Design PWM_duty_cycle, start of the top module:
module PWM_duty_cycle (
    input clk,            
    input rst,            
    input pwm_in,         
    output reg [7:0] duty_cycle   
);
Size in the first run: roughly 5600 cells after synthesis, about 42 flip-flops, ~11 I/O pins, ~40000 um2 of cells after synthesis.
clock: 179.0 ns
lec_check: 0
cap_margin: 20
cell_pad_in_sites_detail_placement: 0
cell_pad_in_sites_global_placement: 1
core_aspect_ratio: 0.66
core_margin: 7
core_utilization: 52
cts_cluster_size: 16
gpl_routability_driven: 1
gpl_timing_driven: 1
hold_slack_margin: 0.07
max_routing_layer: met4
min_routing_layer: met1
place_density_lb_addon: 0.09
setup_slack_margin: 0.82
slew_margin: 20
run.sh (not shown) runs the stock make flow with config.mk's settings and CLKGATE_MAP_FILE=.
The first run completed with no timing, DRC or antenna violations.
Next try:
Settings changed: CELL_PAD_IN_SITES_DETAIL_PLACEMENT 0 to unset, CELL_PAD_IN_SITES_GLOBAL_PLACEMENT 1 to unset, CORE_ASPECT_RATIO 0.66 to unset, CORE_MARGIN 7 to 2, CORE_UTILIZATION 52 to 65, CTS_CLUSTER_SIZE 16 to unset, GPL_ROUTABILITY_DRIVEN 1 to unset, GPL_TIMING_DRIVEN 1 to unset, HOLD_SLACK_MARGIN 0.07 to unset, MIN_ROUTING_LAYER met1 to unset, PLACE_DENSITY_LB_ADDON 0.09 to unset, SETUP_SLACK_MARGIN 0.82 to unset.
Clock period 179.0 ns to 84.0 ns, I/O delays scaled along.
This time the run completed and failed the layout checks on negative setup slack.
Non-clock buffer count went up by 825.
Final cell count came out higher by 9.4%.
Maximum frequency is higher by 29%.
Via count climbs by 15%.
Hold slack improved by 0.014 ns.
Next try:
Settings changed: CORE_UTILIZATION 65 to 40, MAX_ROUTING_LAYER met4 to unset.
Clock period 84.0 ns to 104.0 ns, I/O delays scaled along.
The new run went through all stages and came out clean.
Design area shrinks by about a fifth.
Wire length decreases by roughly a tenth.
Hold slack got worse by 0.015 ns.
Register-to-register slack gains 11 ns.
Critical path depth falls by 3.
Flip-flop count is unchanged.
First-iteration DRC count goes down by well over a third.

* * *

Starting RTL as in the previous note.
make LEC_CHECK=0 ABC_AREA=1 CAP_MARGIN=15 CELL_PAD_IN_SITES_DETAIL_PLACEMENT=2 CORE_MARGIN=2 CORE_UTILIZATION=40 CTS_CLUSTER_DIAMETER=160 MAX_ROUTING_LAYER=met4 SETUP_SLACK_MARGIN=5.0 SLEW_MARGIN=20 finish   # period 154.0 ns
The starting point failed in detailed placement (3_5_place_dp).
==> next run, changes <==
==> flow/config.mk (replaced) <==
export PLATFORM = sky130hd
export DESIGN_NAME = PWM_duty_cycle
export DESIGN_NICKNAME = PWM_duty_cycle
export VERILOG_FILES = /design/flow/design.v
export SDC_FILE = /design/flow/constraint.sdc
export NUM_CORES = 4
export LEC_CHECK = 0
export CAP_MARGIN = 20
export CORE_MARGIN = 2
export CORE_UTILIZATION = 40
export SETUP_SLACK_MARGIN = 4.88
export SLEW_MARGIN = 20
==> flow/constraint.sdc (replaced) <==
create_clock -name core_clock -period 104.0 [get_ports {clk}]
set_input_delay 20.8000 -clock core_clock [delete_from_list [all_inputs] [get_ports {clk}]]
set_output_delay 20.8000 -clock core_clock [all_outputs]
set_load 0.01 [all_outputs]
The changed run produced a clean layout.
Die size goes down by 5.3%.
Synthesized cell count went down by 21%.
Area after synthesis came out lower by 5.4%.
==> next run, changes <==
--- a/flow/config.mk
+++ b/flow/config.mk
@@ -7,6 +7,8 @@
 export LEC_CHECK = 0
+export ABC_AREA = 1
 export CAP_MARGIN = 20
 export CORE_MARGIN = 2
-export CORE_UTILIZATION = 40
-export SETUP_SLACK_MARGIN = 4.88
+export CORE_UTILIZATION = 72
+export PLACE_DENSITY = 0.38
 export SLEW_MARGIN = 20
+export TNS_END_PERCENT = 10
==> flow/constraint.sdc (replaced) <==
create_clock -name core_clock -period 65.2 [get_ports {clk}]
set_input_delay 13.0400 -clock core_clock [delete_from_list [all_inputs] [get_ports {clk}]]
set_output_delay 13.0400 -clock core_clock [all_outputs]
set_load 0.01 [all_outputs]
Now the flow reached the layout checks and failed them: setup timing.
Final cell count rose by 19%.
Setup slack degrades by 11000 ps.
Worst hold slack degrades by 33 ps.
Area after synthesis rose by 5.7%.
Synthesized cell count went up by 27%.
Global-route usage increases by 18 points.
Via count increases by 18%.
Sequential share of layout area came out lower by 0.22 points.
==> next run, changes <==
--- a/flow/config.mk
+++ b/flow/config.mk
@@ -8,7 +8,7 @@
 export ABC_AREA = 1
-export CAP_MARGIN = 20
+export CAP_MARGIN = 15
 export CORE_MARGIN = 2
 export CORE_UTILIZATION = 72
-export PLACE_DENSITY = 0.38
+export CTS_CLUSTER_SIZE = 72
+export HOLD_SLACK_MARGIN = 0.29
 export SLEW_MARGIN = 20
-export TNS_END_PERCENT = 10
==> flow/constraint.sdc (replaced) <==
create_clock -name core_clock -period 46.2 [get_ports {clk}]
set_input_delay 9.2400 -clock core_clock [delete_from_list [all_inputs] [get_ports {clk}]]
set_output_delay 9.2400 -clock core_clock [all_outputs]
set_load 0.01 [all_outputs]
What happened:
- Now the flow failed in detailed placement (3_5_place_dp)
- die area does not change
- synthesized cell count stays the same
- area after synthesis is unchanged
